File: design/flow/run.sh
#!/bin/bash
# the make line also repeats each setting of config.mk as NAME=value (left out here)
make -C /OpenROAD-flow-scripts/flow DESIGN_CONFIG=/design/flow/config.mk WORK_HOME=/design/flow/orfs CLKGATE_MAP_FILE= finish
File: design/flow/config.mk
export PLATFORM = sky130hd
export DESIGN_NAME = div
export DESIGN_NICKNAME = div
export VERILOG_FILES = /design/flow/design.v
export SDC_FILE = /design/flow/constraint.sdc
export NUM_CORES = 4
export LEC_CHECK = 0
export CAP_MARGIN = 20
export CORE_MARGIN = 2
export CORE_UTILIZATION = 66
export CTS_CLUSTER_DIAMETER = 28
export HOLD_SLACK_MARGIN = -0.09
export SLEW_MARGIN = 20
File: design/flow/constraint.sdc
create_clock -name core_clock -period 4.52 [get_ports {clk}]
set_input_delay 0.9040 -clock core_clock [delete_from_list [all_inputs] [get_ports {clk}]]
set_output_delay 0.9040 -clock core_clock [all_outputs]
set_load 0.01 [all_outputs]
File: design/flow/design.v
module div (
    input wire clk,
    input wire rst_n,
    input wire [32-1:0] dividend_i,     
    input wire [32-1:0] divisor_i,      
    input wire                       start_i,        
    input wire                       ctrl_ready_i,   
    input wire [                3:0] op_i,           
    output reg [32-1:0] result_o,   
    output reg busy_o,   
    output reg valid_o   
);
    typedef enum logic [3:0] {
        STATE_IDLE  = 4'b0001,
        STATE_START = 4'b0010,
        STATE_CALC  = 4'b0100,
        STATE_END   = 4'b1000
    } state_t;
    state_t state;
    reg [32-1:0] dividend_r;
    reg [32-1:0] divisor_r;
    reg [3:0] op_r;
    reg [31:0] count;
    reg [32-1:0] div_result;
    reg [32-1:0] div_remain;
    reg [32-1:0] minuend;
    reg invert_result;
    wire op_div = op_r[0];
    wire op_divu = op_r[1];
    wire op_rem = op_r[2];
    wire op_remu = op_r[3];
    wire [31:0] dividend_invert = (-dividend_r);
    wire [31:0] divisor_invert = (-divisor_r);
    wire minuend_ge_divisor = minuend >= divisor_r;
    wire [31:0] minuend_sub_res = minuend - divisor_r;
    wire [31:0] div_result_tmp = minuend_ge_divisor ? ({div_result[30:0], 1'b1}) : ({div_result[30:0], 1'b0});
    wire [31:0] minuend_tmp = minuend_ge_divisor ? minuend_sub_res[30:0] : minuend[30:0];
    wire [31:0] dividend_abs = dividend_r[31] ? -dividend_r : dividend_r;
    wire [31:0] divisor_abs = divisor_r[31] ? -divisor_r : divisor_r;
    always @(posedge clk) begin
        if (!rst_n) begin
            state         <= STATE_IDLE;
            result_o      <= 32'h0;
            div_result    <= 32'h0;
            div_remain    <= 32'h0;
            op_r          <= 4'h0;
            dividend_r    <= 32'h0;
            divisor_r     <= 32'h0;
            minuend       <= 32'h0;
            invert_result <= 1'b0;
            busy_o        <= 1'b0;
            valid_o       <= 1'b0;
            count         <= 32'h0;
        end else begin
            case (state)
                STATE_IDLE: begin
                    if (ctrl_ready_i) begin
                        valid_o <= 1'b0;
                        if (start_i == 1'b1) begin
                            op_r       <= op_i;
                            dividend_r <= dividend_i;
                            divisor_r  <= divisor_i;
                            state      <= STATE_START;
                            busy_o     <= 1'b1;
                        end else begin
                            op_r       <= 3'h0;
                            dividend_r <= 32'h0;
                            divisor_r  <= 32'h0;
                            result_o   <= 32'h0;
                            busy_o     <= 1'b0;
                        end
                    end
                end
                STATE_START: begin
                    valid_o <= 1'b0;
                    if (divisor_r == 32'h0) begin
                        if (op_div | op_divu) begin
                            result_o <= 32'hffffffff;
                        end else begin
                            result_o <= dividend_r;
                        end
                        state   <= STATE_IDLE;
                        busy_o  <= 1'b0;
                        valid_o <= 1'b1;
                    end else if (
                        (op_div | op_rem) ? (dividend_abs < divisor_abs) : (dividend_r < divisor_r)
                    ) begin
                        if (op_div) begin
                            result_o <= 32'b0;
                        end else if (op_rem) begin
                            result_o <= dividend_r;
                        end else if (op_divu) begin
                            result_o <= 32'b0;
                        end else if (op_remu) begin
                            result_o <= dividend_r;
                        end
                        state   <= STATE_IDLE;
                        busy_o  <= 1'b0;
                        valid_o <= 1'b1;
                    end else begin
                        busy_o     <= 1'b1;
                        count      <= 32'h40000000;
                        state      <= STATE_CALC;
                        div_result <= 32'h0;
                        div_remain <= 32'h0;
                        if (op_div | op_rem) begin
                            if (dividend_r[31] == 1'b1) begin
                                dividend_r <= dividend_invert;
                                minuend    <= dividend_invert[31];
                            end else begin
                                minuend <= dividend_r[31];
                            end
                            if (divisor_r[31] == 1'b1) begin
                                divisor_r <= divisor_invert;
                            end
                        end else begin
                            minuend <= dividend_r[31];
                        end
                        if ((op_div && (dividend_r[31] ^ divisor_r[31] == 1'b1))
                            || (op_rem && (dividend_r[31] == 1'b1))) begin
                            invert_result <= 1'b1;
                        end else begin
                            invert_result <= 1'b0;
                        end
                    end
                end
                STATE_CALC: begin
                    busy_o     <= 1'b1;
                    dividend_r <= {dividend_r[30:0], 1'b0};
                    div_result <= div_result_tmp;
                    count      <= {1'b0, count[31:1]};
                    if (|count) begin
                        minuend <= {minuend_tmp[30:0], dividend_r[30]};
                    end else begin
                        state <= STATE_END;
                        if (minuend_ge_divisor) begin
                            div_remain <= minuend_sub_res;
                        end else begin
                            div_remain <= minuend;
                        end
                    end
                end
                STATE_END: begin
                    state   <= STATE_IDLE;
                    busy_o  <= 1'b0;
                    valid_o <= 1'b1;
                    if (op_div | op_divu) begin
                        if (invert_result) begin
                            result_o <= (-div_result);
                        end else begin
                            result_o <= div_result;
                        end
                    end else begin
                        if (invert_result) begin
                            result_o <= (-div_remain);
                        end else begin
                            result_o <= div_remain;
                        end
                    end
                end
            endcase
        end
    end
endmodule
==> reports/metrics.yaml, run 1 <==
status: "stopped before the end"
stop_stage: "global routing"
error: "[ERROR GRT-0232] Routing congestion too high. Check the congestion heatmap in the GUI."
place_congestion: 1.10
ys_top_cells_by_count: "234 x dfxtp_1, 200 x nand2_1, 166 x o21ai_0, 143 x nor2_1, 117 x a21oi_1"
hpwl_um: 42800
coreArea_mm2: 0.0235
grt_usage: 0.900
yosysWarnings: 1
rows: 56
synth.distinct_cells: 86
synth_flops: 234
top_cell: "dfxtp_1"
chipArea_mm2: 0.0251
netlist.area_leader.share: 0.297
edf_count: 0
async_reset_ff_frac: 0
yosys.area_share.aoi: 0.305
synth-main-ff-cell: "dfxtp_1"
io_pins: 106
die_w_um: 158
numCtsBuffers: 52
ys_sh_mux: 0.00779
placed_area_mm2: 0.0184
cts.sinks: 234
syn_avg_cell_area_um2: 8.01
fp_nets: 2138
yosys_cells: 1967
ys_sh_adder: 0.0791
die_h_um: 158
htreeDepth: 2
syn_area_mm2: 0.0157
yosys_area_mm2: 0.0157
initCoreUtil: 0.671
ys_sh_xor: 0.0695
root_buffer: "clkbuf_16"
top_cells_by_area: "dfxtp_1 30%, ha_1 7.8%, o21ai_0 5.3%, xnor2_1 5.1%, nand2_1 4.8%"
cts_buffer_depth: 3
netlist_instances: 1967
synth_top_cell_by_area: "dfxtp_1"
netlist_logic_family_top: "AND-OR/OR-AND gates"
grt_overflow: 356
ys_seq_share: 0.297
port_buffers: 105
ys_sh_simple: 0.186
dp.cells: 2437
pre_cts_ws_ns: -0.988
[metrics by stage]
stage,setup TNS (ns),power [uW]
floorplan,-78.84,3400
global placement,-158.57,4050
detailed placement,-193.47,4120
CTS,-123.82,8020
[metal layers]
layer	GRT overflow	track usage
met5	5	0.671
met4	139	0.927
met3	37	0.808
met2	158	1.00
met1	17	0.881
[what timing repair did]
item                                    CTS
resized                                 144
endpoints found under the hold margin     0
cloned                                   23
pin swaps                                19
endpoints found under the setup margin  228
hold buffers                              0
buffers inserted                         21
==> run 2: changes to the inputs <==
- ABC_AREA: default -> 0
- CELL_PAD_IN_SITES_DETAIL_PLACEMENT: default -> 0
- CELL_PAD_IN_SITES_GLOBAL_PLACEMENT: default -> 0
- CORE_ASPECT_RATIO: default -> 1.08
- CORE_UTILIZATION: 66 -> 71
- CTS_CLUSTER_DIAMETER: 28 -> 228
- CTS_CLUSTER_SIZE: default -> 36
- GPL_TIMING_DRIVEN: default -> 1
- HOLD_SLACK_MARGIN: -0.09 -> default
- PLACE_DENSITY: default -> 0.35
- SETUP_SLACK_MARGIN: default -> -0.01
- SLEW_MARGIN: 20 -> 30
- clock period: 4.52 -> 3.71 ns (I/O delays scaled with it)
==> run 2 against run 1 <==
Against the previous run:
- synthesized cell count unchanged
- the run again fails in global routing
- die size decreased by 6.9%
- area after synthesis unchanged
==> reports/metrics.yaml, run 2 <==
hpwl_um: 43500  # +1.6%
ys_seq_share: 0.297  # unchanged
edf_count: 0  # unchanged
synth_top_cell_by_area: "dfxtp_1"
place_congestion: 1.13  # +2.4%
netlist.area_leader.share: 0.297  # unchanged
syn_avg_cell_area_um2: 8.01  # unchanged
fp_nets: 2138  # unchanged
netlist_logic_family_top: "AND-OR/OR-AND gates"
ys_top_cells_by_count: "234 x dfxtp_1, 200 x nand2_1, 166 x o21ai_0, 143 x nor2_1, 117 x a21oi_1"
die_h_um: 159  # +0.19%
numCtsBuffers: 10  # -81%
error: "[ERROR GRT-0116] Global routing finished with congestion. Check the congestion regions in the DRC Viewer."
top_cells_by_area: "dfxtp_1 30%, ha_1 7.8%, o21ai_0 5.3%, xnor2_1 5.1%, nand2_1 4.8%"
dp.cells: 2480  # +1.8%
async_reset_ff_frac: 0  # unchanged
top_cell: "dfxtp_1"
synth_flops: 234  # unchanged
stop_stage: "global routing"
placed_area_mm2: 0.0189  # +2.7%
synth-main-ff-cell: "dfxtp_1"
yosys_area_mm2: 0.0157  # unchanged
initCoreUtil: 0.725  # +0.0541
coreArea_mm2: 0.0217  # -7.5%
status: "stopped before the end"
ys_sh_adder: 0.0791  # unchanged
die_w_um: 147  # -7.0%
cts.sinks: 234  # unchanged
grt_usage: 0.696
ys_sh_mux: 0.00779  # unchanged
yosys.area_share.aoi: 0.305  # unchanged
syn_area_mm2: 0.0157  # unchanged
grt_overflow: 73
yosysWarnings: 1  # unchanged
netlist_instances: 1967  # unchanged
rows: 56  # unchanged
ys_sh_simple: 0.186  # unchanged
chipArea_mm2: 0.0234  # -6.9%
root_buffer: "clkbuf_16"
ys_sh_xor: 0.0695  # unchanged
htreeDepth: 1  # -1
synth.distinct_cells: 86  # unchanged
yosys_cells: 1967  # unchanged
port_buffers: 105  # unchanged
io_pins: 106  # unchanged
cts_buffer_depth: 3  # unchanged
[run 2: what timing repair did]
item	CTS
buffers inserted	23
endpoints found under the setup margin	228
gates resized	155
hold buffers	0
pin swaps	19
cloned	13
[run 2: stage by stage]
step	worst slack, ns	hold WS [ns]
after detailed placement	-1.51	0.464
after floorplan	-1.34	0.432
after global placement	-1.31	0.443
after CTS	-1.28	0.477
[run 2: metal layers]
layer,track usage,GRT overflow
met1,0.709,1
met2,0.905,29
met3,0.480,1
met4,0.680,42
met5,0.109,0
==> run 3: changes to the inputs <==
- ABC_AREA: 0 -> 1
- CELL_PAD_IN_SITES_DETAIL_PLACEMENT: 0 -> default
- CELL_PAD_IN_SITES_GLOBAL_PLACEMENT: 0 -> default
- CORE_ASPECT_RATIO: 1.08 -> default
- CTS_CLUSTER_DIAMETER: 228 -> 270
- CTS_CLUSTER_SIZE: 36 -> default
- GPL_TIMING_DRIVEN: 1 -> default
- PLACE_DENSITY: 0.35 -> default
- SETUP_SLACK_MARGIN: -0.01 -> -0.34
- SLEW_MARGIN: 30 -> 20
- clock period: 3.71 -> 4.35 ns (I/O delays scaled with it)
==> run 3 against run 2 <==
Against the previous run:
- die size rose by 21%
- area after synthesis rose by 22%
- the layout now fails its checks (setup timing)
- synthesized cell count rose by 66%
==> reports/metrics.yaml, run 3 <==
cp.arrival_ns: 4.86
p_seq_uw: 2540
cp-end-kind: "flip-flop"
status: "complete, but fails checks"
place_congestion: 1.07  # -4.7%
r2r_cells: 19
drc_errors: 0
maxCapViolations: 0
via_count: 23000
root_buffer: "clkbuf_16"
edf_count: 0  # unchanged
path_cells: "inv_1 -> ha_1 -> nand3_1 -> nor2_1 -> nand3_1 -> xor2_1 -> a21boi_0 -> ha_1 -> nand2_1 -> nor2_1 -> nand2_1 -> a21oi_1 -> nor2_1 -> nand2_1 -> nand3_4 -> nand2_4 -> buf_4 -> nand3_1 -> a21oi_1"
setup_viol: 15
period_used_share: 1.01
post_cts_buffers: 0  # -100%
rows: 60  # +7.1%
synth_flops: 234  # unchanged
async_reset_ff_frac: 0  # unchanged
hold_viol: 0
ys_seq_share: 0.244  # -0.0538
netlist_logic_family_top: "simple AND/OR/NAND/NOR gates"
yosys_cells: 3257  # +66%
r2r_start: "dividend_r[1]"
min-delay-start: "dividend_r[0]"
power_leader: "combinational logic"
viasPerCell: 6.32
internal-power_uw: 5030
routedWlPerCell_um: 19.0
peakVddDrop_v: 0.000350
holdPathEnd: "dividend_r[0]"
cts_tree: "yes"
yosys_area_mm2: 0.0192  # +22%
worst-r2r-setup-slack_ns: -0.05
clk_pin_slew_worst_paths_ns: 0.06
htreeDepth: 1  # unchanged
netlist_instances: 3257  # +66%
leakage_uw: 0.0104
path_max_fanout: 35
port_buffers: 105  # unchanged
syn_area_mm2: 0.0192  # +22%
io_pins: 106  # unchanged
cp-start-kind: "flip-flop"
fmax_mhz: 227
power_frac_seq: 0.280
ys_sh_mux: 0  # -0.00779
required_ns: 4.81
crit_path_end: "count[20]"
critical_path_buf_inv_count: 2
grt_pass1_wl_um: 107000
relSlewSlack: 0.250
worst_pin_slew_ns: 1.12
synth.distinct_cells: 58  # -33%
finalMaxSlewViolations: 0
hpwl_um: 49900  # +15%
synth_top_cell_by_area: "dfxtp_1"
finalNonFillerCells: 3636
p_clk_uw: 2360
switchingPower_uw: 4030
dp.cells: 3586  # +45%
setup_ws_ns: -0.0508
die_h_um: 169  # +6.2%
die_w_um: 169  # +14%
powerComb_uw: 4160
pre_cts_ws_ns: 0.241  # +1.75 ns
cts.sinks: 234  # unchanged
top_cell: "nand2_1"
netlist.area_leader.share: 0.244  # -0.0538
p_clk_frac: 0.260
hold_class: "reg2reg"
ys_top_cells_by_count: "856 x nand2_1, 507 x nor2_1, 343 x inv_1, 312 x nand3_1, 234 x dfxtp_1"
dr.pass1.iters: 9
syn_avg_cell_area_um2: 5.90  # -26%
area_growth_pct: 10.1
clock_latency_ns: 0.56
fillers: 2124
ys_sh_simple: 0.412  # +0.225
nets: 3445
seqCellArea_mm2: 0.00469
worstSetupStartpoint: "dividend_r[1]"
warnings: 28
yosys.area_share.aoi: 0.137  # -0.168
check-failures: "setup timing"
clock_skew_ns: 0.0200
routed_wl_um: 69000
chipArea_mm2: 0.0284  # +21%
fp_nets: 3428  # +60%
yosysWarnings: 1  # unchanged
numCtsBuffers: 27  # +17
antenna_found_initial: 0
p_total_uw: 9060
ys_sh_adder: 0.0648  # -0.0143
fin_crit_ns: 4.40
coreArea_mm2: 0.0268  # +23%
diodes: 0
power_switching_share: 0.445
cts_buffer_depth: 3  # unchanged
top_cells_by_area: "dfxtp_1 24%, nand2_1 17%, nor2_1 9.9%, nand3_1 8.1%, inv_1 6.7%"
cpMaxStageDelayCell: "a21boi_0"
drt_iter0_drc: 4147
crit_cells: 19
ys_sh_xor: 0.0314  # -0.0381
p_comb_frac: 0.459
cts_resized: 0  # -100%
criticalPathCategory: "reg2reg"
min_path_cells: 2
ant_nets: 0
grt_overflow: 0
grt_pass1_vias: 20900
grt_max_degree: 71
cpLargestDelayFamily: "simple AND/OR/NAND/NOR gates"
synth-main-ff-cell: "dfxtp_1"
comb_area_mm2: 0.0124
slowest_delay_ns: 0.54
r2r-end: "count[20]"
power_density_mw_per_mm2: 428
initCoreUtil: 0.717  # -0.00764
grt_usage: 0.466
cts_hold_repair.buffers: 0  # unchanged
-- run 3: layer usage --
metal	vias up	part of all wire	routed length, um	GRT usage
met3	400	0.13	9150	0.108
met1	10200	0.37	25200	0.580
li1	10600	-	-	-
met4	0	0.068	4670	0.253
met5	-	0	0	0
met2	1723	0.43	29900	0.750
-- run 3: through the flow --
stage          utilization  setup TNS (ns)  cell area [um^2]  hold WS [ns]
6_report             0.790          -0.252             21200         0.477
5_1_grt              0.790          -24.95             21200         0.501
4_1_cts              0.790               0             21200         0.474
3_5_place_dp         0.756               0             20300         0.465
3_3_place_gp         0.756               0             20300         0.455
2_1_floorplan            -               0             19200         0.444
-- run 3: area by class of cell --
cell class,count,area share
Multi-Input combinational cell,2509,0.586
Sequential cell,234,0.222
Timing Repair Buffer,146,0.0658
Inverter,356,0.0632
Clock buffer,32,0.0347
Tap cell,341,0.0202
Clock inverter,18,0.00827
==> run 4: changes to the inputs <==
- ABC_AREA: 1 -> default
- CELL_PAD_IN_SITES_DETAIL_PLACEMENT: default -> 2
- CORE_UTILIZATION: 71 -> 40
- CTS_CLUSTER_DIAMETER: 270 -> 198
- MAX_ROUTING_LAYER: default -> met4
- SETUP_SLACK_MARGIN: -0.34 -> 0.8
- TNS_END_PERCENT: default -> 75
- clock period: 4.35 -> 8.0 ns (I/O delays scaled with it)
==> run 4 against run 3 <==
Against the previous run:
- via count fell by 21%
- cell area shrank 14%
- synthesized cell count fell by 40%
- global-route usage is 3.9 points lower
- critical path type unchanged
- sequential share of layout area is 3.6 points higher
- the run now finishes clean
- cell count decreased by 30%
- clock power down 33%
==> reports/metrics.yaml, run 4 <==
cts_resized: 0  # unchanged
rsz0062_at_grt: "yes"
synth-main-ff-cell: "dfxtp_1"
power_frac_seq: 0.332  # +0.052
cpMaxStageDelayCell: "o21ai_2"
drc_errors: 0  # unchanged
clock_skew_ns: 0.0255  # +0.00551 ns
die_h_um: 202  # +20%
r2r_start: "dividend_r[7]"
hpwl_um: 56900  # +14%
coreArea_mm2: 0.0387  # +45%
async_reset_ff_frac: 0  # unchanged
placed_area_mm2: 0.0170  # -16%
routed_wl_um: 88100  # +28%
fin_crit_ns: 7.25  # +2.85 ns
port_buffers: 105  # unchanged
slowest_delay_ns: 0.96  # +0.42 ns
p_clk_uw: 1590  # -33%
netlist_instances: 1967  # -40%
ys_sh_simple: 0.186  # -0.225
yosys_cells: 1967  # -40%
grt_pass1_wl_um: 129000  # +21%
grt_pass1_vias: 19100  # -8.5%
antenna_found_initial: 3  # +3
r2r_cells: 16  # -3
rows: 72  # +20%
holdPathEnd: "minuend[21]"
cp.arrival_ns: 7.80  # +2.94 ns
p_comb_frac: 0.265  # -0.194
netlist.area_leader.share: 0.297  # +0.0538
p_seq_uw: 1310  # -48%
worst-r2r-setup-slack_ns: 0.75  # +0.80 ns
io_pins: 106  # unchanged
power_leader: "clock"
yosys_area_mm2: 0.0157  # -18%
hold_viol: 0  # unchanged
post_cts_buffers: 0  # unchanged
peakVddDrop_v: 0.000163  # -53%
warnings: 27  # -3.6%
finalMaxSlewViolations: 0  # unchanged
ant_nets: 0  # unchanged
die_w_um: 202  # +20%
period_used_share: 0.907  # -0.105
synth_flops: 234  # unchanged
criticalPathCategory: "reg2reg"
worst_pin_slew_ns: 1.15  # +0.0237 ns
dr.pass1.iters: 6  # -3
final_core_util: 0.470  # -0.320
viasPerCell: 7.14  # +13%
fillers: 4245  # +100%
leakage_uw: 0.00675  # -35%
seqCellArea_mm2: 0.00469  # about the same
fmax_mhz: 138  # -39%
path_cells: "or4_1 -> nor3_1 -> nand3_1 -> or3_1 -> o31ai_1 -> xnor2_1 -> ha_1 -> nand4_2 -> or4_1 -> or4b_1 -> a31oi_2 -> nor3_1 -> or2_0 -> o21ai_2 -> a32oi_1 -> nor2_1"
ys_top_cells_by_count: "234 x dfxtp_1, 200 x nand2_1, 166 x o21ai_0, 143 x nor2_1, 117 x a21oi_1"
setup_viol: 0  # -15
path_max_fanout: 18  # -49%
status: "timing/DRC/antenna clean"
fp_nets: 2138  # -38%
hold_class: "reg2reg"
ys_sh_adder: 0.0791  # +0.0143
power_density_mw_per_mm2: 217  # -49%
cts_hold_repair.buffers: 0  # unchanged
ys_sh_mux: 0.00779  # +0.00779
critical_path_buf_inv_count: 0  # -2
required_ns: 8.55  # +3.74 ns
min_path_cells: 2  # unchanged
crit_cells: 16  # -3
clk_pin_slew_worst_paths_ns: 0.07  # about the same
routedWlPerCell_um: 34.7  # +83%
initCoreUtil: 0.407  # -0.311
cts_buffer_depth: 3  # unchanged
root_buffer: "clkbuf_16"
yosys.area_share.aoi: 0.305  # +0.168
maxCapViolations: 0  # unchanged
yosysWarnings: 1  # unchanged
drt_iter0_drc: 2114  # -49%
chipArea_mm2: 0.0410  # +44%
synth.distinct_cells: 86  # +48%
area_growth_pct: 15.5
switchingPower_uw: 1430  # -65%
top_cell: "dfxtp_1"
via_count: 18100  # -21%
syn_avg_cell_area_um2: 8.01  # +36%
cp-start-kind: "flip-flop"
edf_count: 0  # unchanged
syn_area_mm2: 0.0157  # -18%
grt_max_degree: 83  # +17%
worstSetupStartpoint: "dividend_r[7]"
nets: 2163  # -37%
grt_usage: 0.427  # -0.0389
numCtsBuffers: 29  # +7.4%
p_clk_frac: 0.403  # +0.143
cp-end-kind: "flip-flop"
internal-power_uw: 2530  # -50%
ys_sh_xor: 0.0695  # +0.0381
relSlewSlack: 0.235  # -0.0150
ys_seq_share: 0.297  # +0.0538
top_cells_by_area: "dfxtp_1 30%, ha_1 7.8%, o21ai_0 5.3%, xnor2_1 5.1%, nand2_1 4.8%"
place_congestion: 0.986  # -8.1%
synth_top_cell_by_area: "dfxtp_1"
htreeDepth: 1  # unchanged
dp.cells: 2476  # -31%
cts.sinks: 234  # unchanged
cpLargestDelayFamily: "simple AND/OR/NAND/NOR gates"
finalNonFillerCells: 2537  # -30%
powerComb_uw: 1050  # -75%
r2r-end: "dividend_r[0]"
clock_latency_ns: 0.61  # +0.05 ns
power_switching_share: 0.362  # -0.0833
crit_path_end: "dividend_r[0]"
comb_area_mm2: 0.0103  # -17%
fin_tns_setup_ns: 0  # +0.252 ns
fin_area_mm2: 0.0182  # -14%
min-delay-start: "minuend[21]"
netlist_logic_family_top: "AND-OR/OR-AND gates"
grt_overflow: 0  # unchanged
cts_tree: "yes"
[run 4: stage by stage]
step,setup WS [ns],hold slack [ns],power (uW)
4_1_cts,1.03,0.492,3890
2_1_floorplan,2.67,0.432,1870
5_1_grt,0.616,0.522,4040
3_3_place_gp,1.77,0.447,2150
3_5_place_dp,1.51,0.479,2250
6_report,0.746,0.491,3950
[run 4: layout make-up]
class                      instances  area share
tap                              518      0.0356
clock inverter                    19      0.0185
clock buffer                      35      0.0428
inverter                          61      0.0126
multi-input combinational       1538       0.565
antenna                            4    0.000550
timing repair buffer             128      0.0670
sequential                       234       0.258
[run 4: metal layers]
metal  GRT usage  routed length [um]
met4       0.269                6780
met1       0.503               33300
met2       0.664               39700
met5           -                   0
met3      0.0911                8400
==> run 5: changes to the inputs <==
- CELL_PAD_IN_SITES_DETAIL_PLACEMENT: 2 -> 0
- CORE_ASPECT_RATIO: default -> 1.17
- CORE_UTILIZATION: 40 -> 69
- CTS_CLUSTER_DIAMETER: 198 -> default
- MAX_ROUTING_LAYER: met4 -> default
- PLACE_DENSITY: default -> 0.75
- SETUP_SLACK_MARGIN: 0.8 -> 0.18
- TNS_END_PERCENT: 75 -> default
- clock period: 8.0 -> 11.4 ns (I/O delays scaled with it)
==> run 5 against run 4 <==
Against the previous run:
- still clean on timing, DRC and antenna
- non-clock buffer count is 4 lower
- first-iteration DRC count is 0.33% lower
- synthesized cell count stayed put
- cell count is 9.3% lower
- cell area is 3.5% lower
- via count is 9.2% lower
- critical path depth is 1 higher
- global-route usage is 1.9 points higher
- clock power is 49% lower
- combinational power is 43% lower
- die size is 41% lower
- critical endpoint is now result_o[9]
- largest power group is now sequential cells
- highest routed layer unchanged
==> reports/metrics.yaml, run 5 <==
hpwl_um: 39900  # -30%
p_clk_uw: 818  # -49%
r2r_start: "dividend_r[7]"
nets: 2151  # -0.55%
netlist.area_leader.share: 0.297  # unchanged
root_buffer: "clkbuf_16"
ant_nets: 0  # unchanged
cts.sinks: 234  # unchanged
min-delay-start: "op_r[3]"
critical_path_buf_inv_count: 0  # unchanged
powerComb_uw: 601  # -43%
setup_ws_ns: 4.74  # +3.99 ns
clk_pin_slew_worst_paths_ns: 0.07  # about the same
crit_cells: 17  # +1
drc_errors: 0  # unchanged
ys_sh_adder: 0.0791  # unchanged
ys_top_cells_by_count: "234 x dfxtp_1, 200 x nand2_1, 166 x o21ai_0, 143 x nor2_1, 117 x a21oi_1"
path_max_fanout: 13  # -5
yosys.area_share.aoi: 0.305  # unchanged
netlist_instances: 1967  # unchanged
routedWlPerCell_um: 23.8  # -32%
numCtsBuffers: 24  # -17%
synth-main-ff-cell: "dfxtp_1"
grt_max_degree: 63  # -24%
io_pins: 106  # unchanged
hold_viol: 0  # unchanged
place_congestion: 1.03  # +4.7%
clock_latency_ns: 0.55  # -0.06 ns
setup_viol: 0  # unchanged
grt_overflow: 0  # unchanged
chipArea_mm2: 0.0241  # -41%
slowest_delay_ns: 0.63  # -0.33 ns
grt_pass1_wl_um: 84300  # -35%
async_reset_ff_frac: 0  # unchanged
via_count: 16500  # -9.2%
yosys_area_mm2: 0.0157  # unchanged
leakage_uw: 0.00657  # -2.7%
p_clk_frac: 0.352  # -0.051
cpMostUsedCell: "nor3_1"
syn_area_mm2: 0.0157  # unchanged
die_h_um: 167  # -17%
p_seq_uw: 906  # -31%
cpMaxStageDelayCell: "or3_1"
warnings: 28  # +3.7%
htreeDepth: 1  # unchanged
pre_cts_ws_ns: 4.99  # +3.47 ns
power_frac_seq: 0.390  # +0.058
status: "timing/DRC/antenna clean"
power_leader: "sequential cells"
top_cells_by_area: "dfxtp_1 30%, ha_1 7.8%, o21ai_0 5.3%, xnor2_1 5.1%, nand2_1 4.8%"
grt_pass1_vias: 15300  # -20%
maxCapViolations: 0  # unchanged
grt_usage: 0.446  # +0.0190
cp-end-kind: "flip-flop"
rows: 59  # -18%
yosysWarnings: 1  # unchanged
power_switching_share: 0.333  # -0.0287
cts_tree: "yes"
min_path_cells: 2  # unchanged
fillers: 1651  # -61%
clock_skew_ns: 0.0167  # -0.00879 ns
cp-start-kind: "flip-flop"
crit_path_end: "result_o[9]"
r2r-end: "result_o[9]"
edf_count: 0  # unchanged
hold_class: "reg2reg"
fp_nets: 2138  # unchanged
internal-power_uw: 1550  # -39%
period_used_share: 0.585  # -0.322
viasPerCell: 7.15  # about the same
synth.distinct_cells: 86  # unchanged
synth_flops: 234  # unchanged
p_comb_frac: 0.258  # -0.007
worst-r2r-setup-slack_ns: 4.74  # +3.99 ns
netlist_logic_family_top: "AND-OR/OR-AND gates"
syn_avg_cell_area_um2: 8.01  # unchanged
fin_crit_ns: 6.66  # -0.589 ns
antenna_found_initial: 2  # -1
dr.pass1.iters: 9  # +3
synth_top_cell_by_area: "dfxtp_1"
initCoreUtil: 0.706  # +0.300
die_w_um: 144  # -29%
cts_resized: 0  # unchanged
ys_sh_simple: 0.186  # unchanged
top_cell: "dfxtp_1"
post_cts_buffers: 0  # unchanged
ys_sh_xor: 0.0695  # unchanged
power_density_mw_per_mm2: 132  # -39%
switchingPower_uw: 774  # -46%
area_growth_pct: 11.5
cts_buffer_depth: 3  # unchanged
worstSetupStartpoint: "dividend_r[7]"
r2r_cells: 17  # +1
finalMaxSlewViolations: 0  # unchanged
port_buffers: 105  # unchanged
path_cells: "or4_1 -> nor3_1 -> nand3_1 -> or3_1 -> nand2b_1 -> o41ai_1 -> xnor2_1 -> ha_1 -> nand4_1 -> or4_1 -> or4b_1 -> a31oi_2 -> nor3_1 -> nor3_2 -> or3_1 -> a2111oi_0 -> nor3_1"
ys_sh_mux: 0.00779  # unchanged
peakVddDrop_v: 0.0000956  # -41%
ys_seq_share: 0.297  # unchanged
cts_hold_repair.buffers: 0  # unchanged
routed_wl_um: 54800  # -38%
yosys_cells: 1967  # unchanged
criticalPathCategory: "reg2reg"
worst_pin_slew_ns: 1.16  # +0.00992 ns
holdPathEnd: "op_r[3]"
fin_tns_setup_ns: 0  # unchanged
drt_iter0_drc: 2107  # -0.33%
rsz0062_at_grt: "no"
cp.arrival_ns: 7.13  # -0.67 ns
cpLargestDelayFamily: "simple AND/OR/NAND/NOR gates"
relSlewSlack: 0.209  # -0.0266
fmax_mhz: 150  # +8.8%
required_ns: 11.87  # +3.32 ns
coreArea_mm2: 0.0223  # -42%
[run 5: final cells by class]
class | count | area [um^2] | share of cell area
antenna | 1 | 2.50 | 0.000143
clock buffer | 31 | 667 | 0.0380
clock inverter | 11 | 136 | 0.00777
inverter | 61 | 229 | 0.0130
multi-input combinational | 1535 | 10200 | 0.584
sequential | 234 | 4690 | 0.267
tap | 305 | 382 | 0.0217
timing repair buffer | 124 | 1200 | 0.0686
[run 5: layer usage]
layer  GRT usage  up-vias  part of all wire
met5           0        -                 0
met4       0.283        0             0.076
met3      0.0998      279              0.11
li1            -     7378                 -
met2       0.708     1112              0.45
met1       0.543     7686              0.36
[run 5: metrics by stage]
stage / total power [uW] / hold WS (ns) / utilization / area, um^2 / std cells
final: 2330 / 0.485 / 0.788 / 17600 / 2302
after floorplan: 1310 / 0.432 / - / 15700 / 1967
after CTS: 2300 / 0.481 / 0.787 / 17500 / 2301
after global routing: 2410 / 0.506 / 0.787 / 17600 / 2301
after detailed placement: 1500 / 0.471 / 0.751 / 16700 / 2259
after global placement: 1480 / 0.457 / 0.750 / 16700 / 2257
==> run 6: changes to the inputs <==
- ABC_AREA: default -> 0
- CELL_PAD_IN_SITES_GLOBAL_PLACEMENT: default -> 0
- CORE_ASPECT_RATIO: 1.17 -> 0.55
- CORE_UTILIZATION: 69 -> 71
- CTS_CLUSTER_DIAMETER: default -> 228
- CTS_CLUSTER_SIZE: default -> 85
- GPL_TIMING_DRIVEN: default -> 1
- PLACE_DENSITY: 0.75 -> 0.35
- SETUP_SLACK_MARGIN: 0.18 -> 0.49
- SLEW_MARGIN: 20 -> 30
- clock period: 11.4 -> 3.71 ns (I/O delays scaled with it)
==> run 6 against run 5 <==
Against the previous run:
- the flow now stops in global routing
- die size fell by 2.5%
- area after synthesis did not move
- synthesized cell count did not move
==> reports/metrics.yaml, run 6 <==
ys_sh_simple: 0.186  # unchanged
cts_hold_repair.buffers: 0  # unchanged
error: "[ERROR GRT-0232] Routing congestion too high. Check the congestion heatmap in the GUI."
place_congestion: 1.08  # +4.4%
ys_sh_adder: 0.0791  # unchanged
edf_count: 0  # unchanged
chipArea_mm2: 0.0234  # -2.5%
cts.sinks: 234  # unchanged
yosys.area_share.aoi: 0.305  # unchanged
syn_avg_cell_area_um2: 8.01  # unchanged
synth.distinct_cells: 86  # unchanged
synth_top_cell_by_area: "dfxtp_1"
synth-main-ff-cell: "dfxtp_1"
htreeDepth: 1  # unchanged
netlist_logic_family_top: "AND-OR/OR-AND gates"
ys_seq_share: 0.297  # unchanged
rows: 40  # -32%
yosys_area_mm2: 0.0157  # unchanged
coreArea_mm2: 0.0218  # -2.3%
io_pins: 106  # unchanged
stop_stage: "global routing"
async_reset_ff_frac: 0  # unchanged
yosysWarnings: 1  # unchanged
initCoreUtil: 0.723  # +0.0170
synth_flops: 234  # unchanged
ys_top_cells_by_count: "234 x dfxtp_1, 200 x nand2_1, 166 x o21ai_0, 143 x nor2_1, 117 x a21oi_1"
yosys_cells: 1967  # unchanged
numCtsBuffers: 6  # -75%
status: "stopped before the end"
pre_cts_ws_ns: -1.63  # -6.62 ns
placed_area_mm2: 0.0190  # +13%
netlist_instances: 1967  # unchanged
top_cell: "dfxtp_1"
top_cells_by_area: "dfxtp_1 30%, ha_1 7.8%, o21ai_0 5.3%, xnor2_1 5.1%, nand2_1 4.8%"
die_w_um: 205  # +43%
ys_sh_mux: 0.00779  # unchanged
fp_nets: 2138  # unchanged
root_buffer: "clkbuf_16"
port_buffers: 105  # unchanged
cts_buffer_depth: 3  # unchanged
ys_sh_xor: 0.0695  # unchanged
grt_overflow: 1950
netlist.area_leader.share: 0.297  # unchanged
syn_area_mm2: 0.0157  # unchanged
grt_usage: 1.05
hpwl_um: 47400  # +19%
die_h_um: 114  # -32%
[run 6: metal layers]
metal | overflow | track usage
met5 | 21 | 0.794
met4 | 480 | 1.19
met3 | 89 | 0.894
met2 | 1283 | 1.28
met1 | 77 | 0.937
[run 6: timing repair]
item,4_1_cts
cloned,10
setup endpoints to repair,228
pin swaps,21
resized,85
setup buffers,24
[run 6: stage by stage]
step / setup TNS (ns) / instances
2_1_floorplan: -263.34 / 1967
3_3_place_gp: -311.07 / 2484
3_5_place_dp: -347.49 / 2484
4_1_cts: -296.12 / 2526
==> run 7: changes to the inputs <==
- ABC_AREA: 0 -> default
- CELL_PAD_IN_SITES_DETAIL_PLACEMENT: 0 -> default
- CELL_PAD_IN_SITES_GLOBAL_PLACEMENT: 0 -> default
- CORE_ASPECT_RATIO: 0.55 -> default
- CORE_UTILIZATION: 71 -> 68
- CTS_CLUSTER_DIAMETER: 228 -> 28
- CTS_CLUSTER_SIZE: 85 -> 36
- GPL_TIMING_DRIVEN: 1 -> default
- HOLD_SLACK_MARGIN: default -> -0.05
- PLACE_DENSITY: 0.35 -> default
- SETUP_SLACK_MARGIN: 0.49 -> default
- SLEW_MARGIN: 30 -> 20
- clock period: 3.71 -> 5.43 ns (I/O delays scaled with it)
==> run 7 against run 6 <==
Against the previous run:
- the layout now fails its checks (setup timing)
- die size rose by 4.1%
- synthesized cell count did not move
- area after synthesis did not move
==> reports/metrics.yaml, run 7 <==
syn_avg_cell_area_um2: 8.01  # unchanged
nets: 2300
p_seq_uw: 1890
holdWs_ns: 0.493
initCoreUtil: 0.693  # -0.0299
setup_viol: 91
drc_errors: 0
internal-power_uw: 4880
clock_skew_ns: 0.0364
r2r_cells: 21
min-delay-start: "minuend[29]"
clock_latency_ns: 0.60
edf_count: 0  # unchanged
grt_overflow: 0
htreeDepth: 2  # +1
yosys.area_share.aoi: 0.305  # unchanged
cpMaxStageDelayCell: "or4_4"
criticalPathCategory: "reg2reg"
ys_top_cells_by_count: "234 x dfxtp_1, 200 x nand2_1, 166 x o21ai_0, 143 x nor2_1, 117 x a21oi_1"
p_total_uw: 7170
async_reset_ff_frac: 0  # unchanged
port_buffers: 105  # unchanged
cp-start-kind: "flip-flop"
via_count: 19000
netlist_instances: 1967  # unchanged
diodes: 0
drt_iter0_drc: 3905
place_congestion: 1.06  # -1.5%
fin_crit_ns: 5.67
ys_sh_mux: 0.00779  # unchanged
fin_area_mm2: 0.0203
final_core_util: 0.896
power_switching_share: 0.319
grt_max_degree: 63
crit_path_end: "count[15]"
switchingPower_uw: 2290
ys_sh_simple: 0.186  # unchanged
syn_area_mm2: 0.0157  # unchanged
yosys_cells: 1967  # unchanged
coreArea_mm2: 0.0227  # +4.3%
ant_nets: 0
r2r_start: "dividend_r[9]"
root_buffer: "clkbuf_16"
peakVddDrop_v: 0.000353
top_cells_by_area: "dfxtp_1 30%, ha_1 7.8%, o21ai_0 5.3%, xnor2_1 5.1%, nand2_1 4.8%"
power_leader: "clock"
power_frac_seq: 0.263
ys_sh_xor: 0.0695  # unchanged
routed_wl_um: 67400
finalMaxSlewViolations: 0
p_clk_frac: 0.511
synth.distinct_cells: 86  # unchanged
min_path_cells: 2
netlist.area_leader.share: 0.297  # unchanged
hold_class: "reg2reg"
rows: 55  # +38%
cpLargestDelayFamily: "simple AND/OR/NAND/NOR gates"
check-failures: "setup timing"
worst_pin_slew_ns: 1.28
cts.sinks: 234  # unchanged
p_comb_frac: 0.225
warnings: 29
relSlewSlack: 0.135
cp.arrival_ns: 6.17
yosys_area_mm2: 0.0157  # unchanged
routedWlPerCell_um: 27.4
fillers: 1019
viasPerCell: 7.70
holdPathEnd: "minuend[29]"
area_growth_pct: 29.1
status: "complete, but fails checks"
grt_usage: 0.484
hpwl_um: 39600  # -17%
fp_nets: 2138  # unchanged
power_density_mw_per_mm2: 353
critical_path_buf_inv_count: 4
synth_flops: 234  # unchanged
fmax_mhz: 176
period_used_share: 1.04
die_h_um: 156  # +36%
io_pins: 106  # unchanged
ys_seq_share: 0.297  # unchanged
rsz0062_at_grt: "yes"
clk_pin_slew_worst_paths_ns: 0.05
leakage_uw: 0.00795
maxCapViolations: 0
cts_tree: "yes"
required_ns: 5.93
grt_pass1_wl_um: 92900
synth-main-ff-cell: "dfxtp_1"
hold_viol: 0
synth_top_cell_by_area: "dfxtp_1"
r2r-end: "count[15]"
cts_buffer_depth: 3  # unchanged
die_w_um: 156  # -24%
numCtsBuffers: 59  # +53
placed_area_mm2: 0.0175  # -7.7%
crit_cells: 21
yosysWarnings: 1  # unchanged
chipArea_mm2: 0.0244  # +4.1%
cp-end-kind: "flip-flop"
path_cells: "or4_4 -> nor3_4 -> buf_4 -> nand3_1 -> nor3_2 -> nand2_1 -> o31ai_4 -> xnor2_1 -> ha_1 -> nand4_1 -> or4_4 -> or4b_4 -> a31oi_4 -> nor3_4 -> or2_4 -> buf_6 -> o21a_4 -> nor2_8 -> buf_12 -> buf_12 -> a22o_1"
antenna_found_initial: 2
grt_pass1_vias: 17000
ys_sh_adder: 0.0791  # unchanged
dr.pass1.iters: 14
worstSetupStartpoint: "dividend_r[9]"
top_cell: "dfxtp_1"
setup_ws_ns: -0.243
path_max_fanout: 6
worst-r2r-setup-slack_ns: -0.24
p_clk_uw: 3670
slowest_delay_ns: 0.56
powerComb_uw: 1610
netlist_logic_family_top: "AND-OR/OR-AND gates"
run 7: what timing repair did:
action / in CTS / in global routing
endpoints found under the setup margin: 211 / 226
buffers inserted: 2 / 9
hold buffers: 0 / 0
resized: 18 / 68
gates cloned: 3 / 11
pin swaps: 8 / 50
run 7: cell type report:
cell class	count	area, um^2	area share
multi-input combinational	1537	10600	0.522
clock inverter	42	528	0.0260
tap	285	357	0.0175
clock buffer	67	1540	0.0756
timing repair buffer	236	2390	0.118
sequential	234	4690	0.230
inverter	61	229	0.0113
run 7: metal layers:
metal | share of wire | GRT usage | vias to the layer above
met5 | 0.00042 | 0 | -
met4 | 0.094 | 0.314 | 4
met3 | 0.16 | 0.124 | 630
met2 | 0.41 | 0.748 | 1994
met1 | 0.34 | 0.601 | 8580
li1 | - | - | 7746
run 7: per-stage QoR:
step                      std cells  TNS (ns)  worst slack (ns)
final                          2462     -6.07            -0.243
after global routing           2462    -27.61            -0.371
after CTS                      2442         0           0.00147
after detailed placement       2328    -10.47            -0.190
after global placement         2328         0           0.00625
after floorplan                1967         0             0.101
==> run 8: changes to the inputs <==
- CORE_UTILIZATION: 68 -> 58
- CTS_CLUSTER_DIAMETER: 28 -> default
- CTS_CLUSTER_SIZE: 36 -> default
- HOLD_SLACK_MARGIN: -0.05 -> default
- SETUP_SLACK_MARGIN: default -> -0.46
==> run 8 against run 7 <==
Against the previous run:
- the layout still fails its checks (setup timing)
- global-route usage shrank 12 points
- first-iteration DRC count shrank 53%
- setup slack gained 0.068 ns
- critical path type unchanged
==> reports/metrics.yaml, run 8 <==
synth_flops: 234  # unchanged
netlist_instances: 1967  # unchanged
finalMaxSlewViolations: 0  # unchanged
fillers: 2261  # +120%
edf_count: 0  # unchanged
switchingPower_uw: 1680  # -27%
maxCapViolations: 0  # unchanged
leakage_uw: 0.00716  # -10%
min-delay-start: "minuend[5]"
root_buffer: "clkbuf_16"
rows: 60  # +9.1%
routedWlPerCell_um: 22.2  # -19%
fin_crit_ns: 5.61  # -0.0681 ns
yosys.area_share.aoi: 0.305  # unchanged
synth_top_cell_by_area: "dfxtp_1"
cts_tree: "yes"
cpMaxStageDelayCell: "or4_1"
htreeDepth: 1  # -1
via_count: 16200  # -15%
ant_nets: 0  # unchanged
power_frac_seq: 0.361  # +0.098
top_cells_by_area: "dfxtp_1 30%, ha_1 7.8%, o21ai_0 5.3%, xnor2_1 5.1%, nand2_1 4.8%"
status: "complete, but fails checks"
yosys_cells: 1967  # unchanged
cp-end-kind: "flip-flop"
fp_nets: 2138  # unchanged
drt_iter0_drc: 1844  # -53%
met2_usage: 0.581  # -0.167
power_switching_share: 0.325  # +0.00518
path_max_fanout: 18  # +12
fmax_mhz: 178  # +1.2%
coreArea_mm2: 0.0268  # +18%
cts_hold_repair.buffers: 0  # unchanged
die_h_um: 169  # +8.1%
cpMostUsedCell: "buf_4"
grt_usage: 0.368  # -0.117
cp.arrival_ns: 6.07  # -0.10 ns
ys_sh_adder: 0.0791  # unchanged
syn_area_mm2: 0.0157  # unchanged
dr.pass1.iters: 7  # -7
port_buffers: 105  # unchanged
ys_sh_simple: 0.186  # unchanged
p_seq_uw: 1870  # about the same
drc_errors: 0  # unchanged
async_reset_ff_frac: 0  # unchanged
powerComb_uw: 1450  # -10%
crit_cells: 23  # +9.5%
min_path_cells: 2  # unchanged
criticalPathCategory: "reg2reg"
slowest_delay_ns: 0.57  # about the same
die_w_um: 169  # +8.1%
setup_viol: 103  # +13%
ys_seq_share: 0.297  # unchanged
check-failures: "setup timing"
setup_ws_ns: -0.175  # +0.0681 ns
grt_pass1_wl_um: 83100  # -11%
cts_buffer_depth: 3  # unchanged
netlist_logic_family_top: "AND-OR/OR-AND gates"
relSlewSlack: 0.190  # +0.0548
hold_viol: 0  # unchanged
clock_skew_ns: 0.0181  # -0.0184 ns
nets: 2250  # -2.2%
grt_overflow: 0  # unchanged
power_leader: "sequential cells"
synth-main-ff-cell: "dfxtp_1"
warnings: 28  # -3.4%
clk_pin_slew_worst_paths_ns: 0.06  # about the same
worstSetupStartpoint: "dividend_r[7]"
synth.distinct_cells: 86  # unchanged
clock_latency_ns: 0.56  # -0.04 ns
holdPathEnd: "minuend[5]"
top_cell: "dfxtp_1"
hold_class: "reg2reg"
grt_pass1_vias: 14800  # -13%
routed_wl_um: 54200  # -20%
period_used_share: 1.03  # -0.0125
r2r_cells: 23  # +9.5%
cpLargestDelayFamily: "simple AND/OR/NAND/NOR gates"
final_core_util: 0.694  # -0.202
netlist.area_leader.share: 0.297  # unchanged
diodes: 0  # unchanged
worst-r2r-setup-slack_ns: -0.18  # +0.07 ns
worst_pin_slew_ns: 1.21  # -0.0714 ns
cts.sinks: 234  # unchanged
p_clk_uw: 1860  # -49%
grt_max_degree: 78  # +24%
ys_sh_mux: 0.00779  # unchanged
syn_avg_cell_area_um2: 8.01  # unchanged
ys_top_cells_by_count: "234 x dfxtp_1, 200 x nand2_1, 166 x o21ai_0, 143 x nor2_1, 117 x a21oi_1"
p_total_uw: 5170  # -28%
cp-start-kind: "flip-flop"
initCoreUtil: 0.588  # -0.106
grtUsageMet1: 0.506  # -0.0951
p_clk_frac: 0.359  # -0.152
chipArea_mm2: 0.0285  # +17%
path_cells: "or4_1 -> nor3_1 -> buf_4 -> nand3_2 -> or3_4 -> nand2b_1 -> o41ai_1 -> buf_4 -> xnor2_1 -> ha_1 -> nand4_1 -> or4_1 -> or4b_1 -> a31oi_2 -> nor3_1 -> or2_0 -> buf_4 -> buf_4 -> o21ai_4 -> buf_12 -> clkbuf_16 -> o21ai_1 -> o22ai_1"
peakVddDrop_v: 0.000250  # -29%
io_pins: 106  # unchanged
yosys_area_mm2: 0.0157  # unchanged
antenna_found_initial: 0  # -2
yosysWarnings: 1  # unchanged
power_density_mw_per_mm2: 278  # -21%
place_congestion: 0.994  # -6.3%
comb_area_mm2: 0.0103  # -3.1%
p_comb_frac: 0.280  # +0.055
critical_path_buf_inv_count: 6  # +2
crit_path_end: "dividend_r[29]"
grt_util_met3: 0.0547  # -0.0695
numCtsBuffers: 27  # -54%
top_usage_layer: "met2"
area_growth_pct: 18.1
internal-power_uw: 3490  # -28%
r2r_start: "dividend_r[7]"
viasPerCell: 6.64  # -14%
r2r-end: "dividend_r[29]"
seqCellArea_mm2: 0.00469  # unchanged
hpwl_um: 40200  # +1.6%
ys_sh_xor: 0.0695  # unchanged
required_ns: 5.90  # -0.03 ns
==> run 8: metrics by stage <==
| stage | hold WS, ns | setup WS (ns) | setup TNS (ns) | cells | cell area, um^2 |
|---|---|---|---|---|---|
| finish | 0.481 | -0.175 | -4.76 | 2439 | 18600 |
| global route | 0.496 | -0.428 | -54.63 | 2439 | 18600 |
| CTS | 0.484 | -0.146 | -3.50 | 2436 | 18500 |
| detailed placement | 0.474 | -0.122 | -2.58 | 2388 | 17600 |
| global placement | 0.457 | 0.0102 | 0 | 2388 | 17600 |
| floorplan | 0.432 | 0.101 | 0 | 1967 | 15700 |
==> run 8: layout make-up <==
cell class | instances | share of cell area
timing repair buffer | 219 | 0.112
inverter | 61 | 0.0123
clock inverter | 8 | 0.00579
sequential | 234 | 0.252
clock buffer | 40 | 0.0422
multi-input combinational | 1536 | 0.553
tap | 341 | 0.0229
==> run 8: what timing repair did <==
| item | CTS | global route |
|---|---|---|
| gates resized | 0 | 4 |
| setup buffers | 0 | 1 |
| endpoints found under the setup margin | 0 | 25 |
==> run 8: metal layers <==
| layer | share of wire | vias up |
|---|---|---|
| li1 | - | 7605 |
| met1 | 0.42 | 7585 |
| met2 | 0.44 | 870 |
| met3 | 0.098 | 143 |
| met4 | 0.042 | 0 |
| met5 | 0 | - |
==> run 9: changes to the inputs <==
- ABC_AREA: default -> 1
- CAP_MARGIN: 20 -> 15
- CELL_PAD_IN_SITES_DETAIL_PLACEMENT: default -> 1
- CELL_PAD_IN_SITES_GLOBAL_PLACEMENT: default -> 3
- CORE_ASPECT_RATIO: default -> 1.86
- CORE_MARGIN: 2 -> 3
- CORE_UTILIZATION: 58 -> 40
- CTS_CLUSTER_DIAMETER: default -> 192
- GPL_ROUTABILITY_DRIVEN: default -> 1
- MAX_ROUTING_LAYER: default -> met4
- MIN_ROUTING_LAYER: default -> met2
- SETUP_SLACK_MARGIN: -0.46 -> 2.05
- SLEW_MARGIN: 20 -> 40
- clock period: 5.43 -> 8.0 ns (I/O delays scaled with it)
==> run 9 against run 8 <==
Against the previous run:
- the run now fails in global placement without I/O
- synthesized cell count rose by 66%
- die size grew 79%
- area after synthesis grew 22%
==> reports/metrics.yaml, run 9 <==
ys_seq_share: 0.244  # -0.0538
ys_top_cells_by_count: "856 x nand2_1, 507 x nor2_1, 343 x inv_1, 312 x nand3_1, 234 x dfxtp_1"
ys_sh_mux: 0  # -0.00779
ys_sh_simple: 0.412  # +0.225
coreArea_mm2: 0.0475  # +77%
top_cells_by_area: "dfxtp_1 24%, nand2_1 17%, nor2_1 9.9%, nand3_1 8.1%, inv_1 6.7%"
ys_sh_adder: 0.0648  # -0.0143
netlist.area_leader.share: 0.244  # -0.0538
async_reset_ff_frac: 0  # unchanged
fp_nets: 3428  # +60%
syn_area_mm2: 0.0192  # +22%
synth.distinct_cells: 58  # -33%
synth_flops: 234  # unchanged
edf_count: 0  # unchanged
yosys.area_share.aoi: 0.137  # -0.168
error: "[ERROR GPL-0301] Utilization 103.821 % exceeds 100%."
die_w_um: 167  # -1.2%
chipArea_mm2: 0.0509  # +79%
netlist_instances: 3257  # +66%
stop_stage: "global placement without I/O"
rows: 109  # +82%
yosys_cells: 3257  # +66%
die_h_um: 305  # +81%
synth-main-ff-cell: "dfxtp_1"
netlist_logic_family_top: "simple AND/OR/NAND/NOR gates"
initCoreUtil: 0.405  # -0.183
status: "stopped before the end"
ys_sh_xor: 0.0314  # -0.0381
yosys_area_mm2: 0.0192  # +22%
synth_top_cell_by_area: "dfxtp_1"
syn_avg_cell_area_um2: 5.90  # -26%
yosysWarnings: 1  # unchanged
top_cell: "nand2_1"
==> run 10: changes to the inputs <==
- ABC_AREA: 1 -> default
- CAP_MARGIN: 15 -> 20
- CELL_PAD_IN_SITES_DETAIL_PLACEMENT: 1 -> 0
- CELL_PAD_IN_SITES_GLOBAL_PLACEMENT: 3 -> 0
- CORE_ASPECT_RATIO: 1.86 -> 0.98
- CORE_MARGIN: 3 -> 2
- CORE_UTILIZATION: 40 -> 72
- CTS_CLUSTER_DIAMETER: 192 -> 41
- CTS_CLUSTER_SIZE: default -> 85
- GPL_ROUTABILITY_DRIVEN: 1 -> default
- GPL_TIMING_DRIVEN: default -> 1
- MAX_ROUTING_LAYER: met4 -> default
- MIN_ROUTING_LAYER: met2 -> default
- PLACE_DENSITY_LB_ADDON: default -> 0.24
- SETUP_SLACK_MARGIN: 2.05 -> -0.46
- SLEW_MARGIN: 40 -> 30
- TNS_END_PERCENT: default -> 5
- clock period: 8.0 -> 5.07 ns (I/O delays scaled with it)
==> run 10 against run 9 <==
Against the previous run:
- the layout now fails its checks (setup timing)
- die size is 55% lower
- area after synthesis is 18% lower
- synthesized cell count is 40% lower
==> reports/metrics.yaml, run 10 <==
chipArea_mm2: 0.0231  # -55%
required_ns: 5.52
ys_top_cells_by_count: "234 x dfxtp_1, 200 x nand2_1, 166 x o21ai_0, 143 x nor2_1, 117 x a21oi_1"
warnings: 27
synth-main-ff-cell: "dfxtp_1"
cp-start-kind: "flip-flop"
hold_class: "reg2reg"
synth.distinct_cells: 86  # +48%
min_path_cells: 2
ys_sh_xor: 0.0695  # +0.0381
cts_buffer_depth: 3
grt_pass1_wl_um: 89000
slowest_delay_ns: 0.54
path_max_fanout: 8
hold_viol: 0
power_leader: "clock"
viasPerCell: 7.46
cts_tree: "yes"
power_density_mw_per_mm2: 323
top_cell: "dfxtp_1"
clock_skew_ns: 0.0283
cpMaxStageDelayCell: "or4_1"
ys_seq_share: 0.297  # +0.0538
fin_tns_setup_ns: -83.63
peakVddDrop_v: 0.000316
p_comb_frac: 0.267
switchingPower_uw: 2030
setup_ws_ns: -0.574
cts.sinks: 234
power_frac_seq: 0.323
criticalPathCategory: "reg2reg"
async_reset_ff_frac: 0  # unchanged
fin_crit_ns: 5.64
numCtsBuffers: 35
power_switching_share: 0.329
min-delay-start: "op_r[3]"
r2r_cells: 20
port_buffers: 105
setup_viol: 227
yosysWarnings: 1  # unchanged
r2r_start: "dividend_r[2]"
p_total_uw: 6180
p_clk_uw: 2530
netlist_instances: 1967  # -40%
synth_top_cell_by_area: "dfxtp_1"
diodes: 0
fmax_mhz: 177
syn_avg_cell_area_um2: 8.01  # +36%
yosys_area_mm2: 0.0157  # -18%
top_cells_by_area: "dfxtp_1 30%, ha_1 7.8%, o21ai_0 5.3%, xnor2_1 5.1%, nand2_1 4.8%"
worst_pin_slew_ns: 0.991
finalMaxSlewViolations: 0
edf_count: 0  # unchanged
area_growth_pct: 21.6
netlist.area_leader.share: 0.297  # +0.0538
nets: 2290
routed_wl_um: 61500
period_used_share: 1.11
die_w_um: 153  # -8.0%
cp-end-kind: "flip-flop"
maxCapViolations: 0
leakage_uw: 0.00748
grt_overflow: 0
clk_pin_slew_worst_paths_ns: 0.06
crit_path_end: "div_result[8]"
ant_nets: 0
dp.cells: 2345
worst-r2r-setup-slack_ns: -0.57
ys_sh_adder: 0.0791  # +0.0143
powerComb_uw: 1650
routedWlPerCell_um: 25.4
placed_area_mm2: 0.0177
worstSetupStartpoint: "dividend_r[2]"
place_congestion: 1.05
drt_iter0_drc: 3295
hpwl_um: 40800
drc_errors: 0
rows: 53  # -51%
coreArea_mm2: 0.0215  # -55%
grt_max_degree: 56
synth_flops: 234  # unchanged
cpLargestDelayFamily: "simple AND/OR/NAND/NOR gates"
critical_path_buf_inv_count: 3
internal-power_uw: 4150
path_cells: "or3_1 -> buf_4 -> nor3b_1 -> nand3_1 -> nor3_1 -> nand2_1 -> o31ai_1 -> xnor2_1 -> ha_1 -> nand4_1 -> or4_1 -> or4b_1 -> a31oi_2 -> nor3_1 -> or2_1 -> buf_4 -> o21a_4 -> nor2_8 -> clkbuf_16 -> a22o_1"
p_clk_frac: 0.410
status: "complete, but fails checks"
grt_usage: 0.486
yosys.area_share.aoi: 0.305  # +0.168
relSlewSlack: 0.338
htreeDepth: 2
fp_nets: 2138  # -38%
holdPathEnd: "op_r[3]"
root_buffer: "clkbuf_16"
finalNonFillerCells: 2419
check-failures: "setup timing"
syn_area_mm2: 0.0157  # -18%
pre_cts_ws_ns: -0.389
yosys_cells: 1967  # -40%
io_pins: 106
initCoreUtil: 0.733  # +0.328
netlist_logic_family_top: "AND-OR/OR-AND gates"
die_h_um: 150  # -51%
dr.pass1.iters: 13
fillers: 1057
crit_cells: 20
grt_pass1_vias: 16200
fin_area_mm2: 0.0191
clock_latency_ns: 0.53
ys_sh_simple: 0.186  # -0.225
via_count: 18000
r2r-end: "div_result[8]"
p_seq_uw: 2000
antenna_found_initial: 1
cp.arrival_ns: 6.10
rsz0062_at_grt: "yes"
ys_sh_mux: 0.00779  # +0.00779
[run 10: metal layers]
metal | GRT usage | share of wire
met4 | 0.269 | 0.086
met2 | 0.756 | 0.42
met1 | 0.627 | 0.35
met5 | 0 | 0
met3 | 0.115 | 0.15
[run 10: timing repair]
item                                   in CTS  in global routing
buffers inserted                            0                  7
endpoints found under the hold margin       0                  0
setup endpoints to repair                   7                182
hold buffers                                0                  0
pin swaps                                   0                  7
resized                                     2                 15
cloned                                      0                  7
[run 10: stage by stage]
| step | utilization | hold WS (ns) |
|---|---|---|
| floorplan | - | 0.432 |
| global placement | 0.821 | 0.459 |
| detailed placement | 0.823 | 0.466 |
| CTS | 0.879 | 0.474 |
| global route | 0.891 | 0.502 |
| finish | 0.891 | 0.483 |
[run 10: cell type report]
type / count / area (um^2) / share of cell area
well taps: 275 / 344 / 0.0180
multi-input cells: 1535 / 10300 / 0.539
flip-flops and latches: 234 / 4690 / 0.245
clock inverters: 22 / 283 / 0.0148
inverters: 61 / 229 / 0.0120
clock buffers: 40 / 925 / 0.0483
repair buffers: 252 / 2350 / 0.123
==> run 11: changes to the inputs <==
- CELL_PAD_IN_SITES_DETAIL_PLACEMENT: 0 -> default
- CELL_PAD_IN_SITES_GLOBAL_PLACEMENT: 0 -> default
- CORE_ASPECT_RATIO: 0.98 -> default
- CORE_UTILIZATION: 72 -> 40
- CTS_CLUSTER_DIAMETER: 41 -> default
- CTS_CLUSTER_SIZE: 85 -> default
- GPL_TIMING_DRIVEN: 1 -> default
- PLACE_DENSITY: default -> 0.65
- PLACE_DENSITY_LB_ADDON: 0.24 -> default
- SETUP_SLACK_MARGIN: -0.46 -> default
- SLEW_MARGIN: 30 -> 20
- TNS_END_PERCENT: 5 -> default
- clock period: 5.07 -> 10.4 ns (I/O delays scaled with it)
==> run 11 against run 10 <==
Against the previous run:
- now clean on timing, DRC and antenna
- register-to-register slack better by 4.5 ns
- worst hold slack worse by 0.0047 ns
- combinational power is 59% lower
- non-clock buffer count down 127
- largest power group unchanged
- highest routed layer unchanged
==> reports/metrics.yaml, run 11 <==
die_w_um: 202  # +32%
holdPathEnd: "count[0]"
htreeDepth: 1  # -1
area_growth_pct: 13.9
cts_buffer_depth: 3  # unchanged
required_ns: 10.87  # +5.35 ns
worst-r2r-setup-slack_ns: 3.92  # +4.49 ns
hold_class: "reg2reg"
nets: 2155  # -5.9%
dr.pass1.iters: 7  # -6
chipArea_mm2: 0.0410  # +78%
synth.distinct_cells: 86  # unchanged
io_pins: 106  # unchanged
ys_top_cells_by_count: "234 x dfxtp_1, 200 x nand2_1, 166 x o21ai_0, 143 x nor2_1, 117 x a21oi_1"
syn_area_mm2: 0.0157  # unchanged
cts.sinks: 234  # unchanged
cts_hold_repair.buffers: 0  # unchanged
numCtsBuffers: 27  # -23%
diodes: 0  # unchanged
cp.arrival_ns: 6.95  # +0.85 ns
min-delay-start: "count[0]"
status: "timing/DRC/antenna clean"
hpwl_um: 43700  # +7.2%
rows: 72  # +36%
cts_tree: "yes"
top_cells_by_area: "dfxtp_1 30%, ha_1 7.8%, o21ai_0 5.3%, xnor2_1 5.1%, nand2_1 4.8%"
cp-start-kind: "flip-flop"
setup_viol: 0  # -100%
grt_pass1_wl_um: 87300  # -1.9%
netlist_logic_family_top: "AND-OR/OR-AND gates"
ys_seq_share: 0.297  # unchanged
grt_pass1_vias: 14200  # -13%
synth_flops: 234  # unchanged
crit_path_end: "minuend[31]"
power_density_mw_per_mm2: 149  # -54%
cpLargestDelayFamily: "simple AND/OR/NAND/NOR gates"
leakage_uw: 0.00662  # -11%
cpMostUsedCell: "or4_1"
yosys_cells: 1967  # unchanged
syn_avg_cell_area_um2: 8.01  # unchanged
cpMaxStageDelayCell: "nor4_4"
period_used_share: 0.623  # -0.490
drc_errors: 0  # unchanged
r2r_start: "dividend_r[7]"
p_comb_frac: 0.253  # -0.014
relSlewSlack: 0.304  # -0.0340
setup_ws_ns: 3.92  # +4.49 ns
pre_cts_ws_ns: 4.06  # +4.45 ns
ys_sh_mux: 0.00779  # unchanged
min_path_cells: 1  # -1
power_switching_share: 0.338  # +0.00895
routedWlPerCell_um: 23.2  # -8.9%
grt_max_degree: 83  # +48%
fmax_mhz: 154  # -13%
powerComb_uw: 676  # -59%
clk_pin_slew_worst_paths_ns: 0.06  # about the same
root_buffer: "clkbuf_16"
async_reset_ff_frac: 0  # unchanged
hold_viol: 0  # unchanged
p_clk_frac: 0.374  # -0.036
power_leader: "clock"
place_congestion: 0.980  # -6.4%
slowest_delay_ns: 0.65  # +0.11 ns
yosys.area_share.aoi: 0.305  # unchanged
yosysWarnings: 1  # unchanged
worstSetupStartpoint: "dividend_r[7]"
crit_cells: 16  # -20%
worst_pin_slew_ns: 1.04  # +0.0535 ns
netlist.area_leader.share: 0.297  # unchanged
peakVddDrop_v: 0.000119  # -62%
maxCapViolations: 0  # unchanged
criticalPathCategory: "reg2reg"
path_max_fanout: 17  # +9
p_seq_uw: 995  # -50%
drt_iter0_drc: 2021  # -39%
synth-main-ff-cell: "dfxtp_1"
r2r-end: "minuend[31]"
cp-end-kind: "flip-flop"
fillers: 3812  # +260%
ys_sh_adder: 0.0791  # unchanged
switchingPower_uw: 902  # -56%
critical_path_buf_inv_count: 0  # -3
warnings: 26  # -3.7%
fin_crit_ns: 6.48  # +0.838 ns
fp_nets: 2138  # unchanged
internal-power_uw: 1770  # -57%
p_clk_uw: 1000  # -60%
initCoreUtil: 0.407  # -0.326
rsz0062_at_grt: "no"
ant_nets: 0  # unchanged
routed_wl_um: 58300  # -5.1%
r2r_cells: 16  # -20%
power_frac_seq: 0.373  # +0.050
path_cells: "or4_1 -> nor3_1 -> nand3_1 -> or3_1 -> nand2b_1 -> o41ai_1 -> xnor2_1 -> ha_1 -> nand4_1 -> or4_1 -> or4b_1 -> a31oi_2 -> o32ai_2 -> nor4_4 -> nand2_1 -> o32ai_1"
antenna_found_initial: 0  # -1
post_cts_buffers: 0  # unchanged
via_count: 15700  # -13%
synth_top_cell_by_area: "dfxtp_1"
clock_skew_ns: 0.0239  # -0.00442 ns
ys_sh_xor: 0.0695  # unchanged
viasPerCell: 6.23  # -16%
grt_usage: 0.276  # -0.210
coreArea_mm2: 0.0387  # +80%
yosys_area_mm2: 0.0157  # unchanged
edf_count: 0  # unchanged
top_cell: "dfxtp_1"
clock_latency_ns: 0.58  # +0.05 ns
finalMaxSlewViolations: 0  # unchanged
die_h_um: 202  # +35%
cts_resized: 0  # -2
ys_sh_simple: 0.186  # unchanged
port_buffers: 105  # unchanged
fin_tns_setup_ns: 0  # +83.63 ns
netlist_instances: 1967  # unchanged
grt_overflow: 0  # unchanged
==> run 11: per-layer routing <==
layer | track usage | part of all wire
met1 | 0.406 | 0.46
met2 | 0.389 | 0.40
met3 | 0.0513 | 0.093
met4 | 0.114 | 0.045
met5 | 0.0155 | 0
==> run 11: final cells by class <==
| cell class | count | area (um^2) | area share |
|---|---|---|---|
| clock buffers | 33 | 728 | 0.0406 |
| inverters | 61 | 229 | 0.0128 |
| flip-flops and latches | 234 | 4690 | 0.261 |
| repair buffers | 125 | 1200 | 0.0668 |
| well taps | 518 | 648 | 0.0361 |
| multi-input cells | 1535 | 10300 | 0.572 |
| clock inverters | 14 | 181 | 0.0101 |
==> run 11: per-stage QoR <==
step | hold WS [ns] | total power (uW) | cells | instance area [um^2] | util
floorplan | 0.432 | 1440 | 1967 | 15700 | -
global placement | 0.456 | 1660 | 2472 | 17000 | 0.439
detailed placement | 0.464 | 1670 | 2473 | 17000 | 0.439
CTS | 0.479 | 2660 | 2520 | 17900 | 0.463
global route | 0.512 | 2770 | 2520 | 17900 | 0.463
finish | 0.478 | 2670 | 2520 | 17900 | 0.463
No activity file was given, so power comes from the tool's default toggle rates.
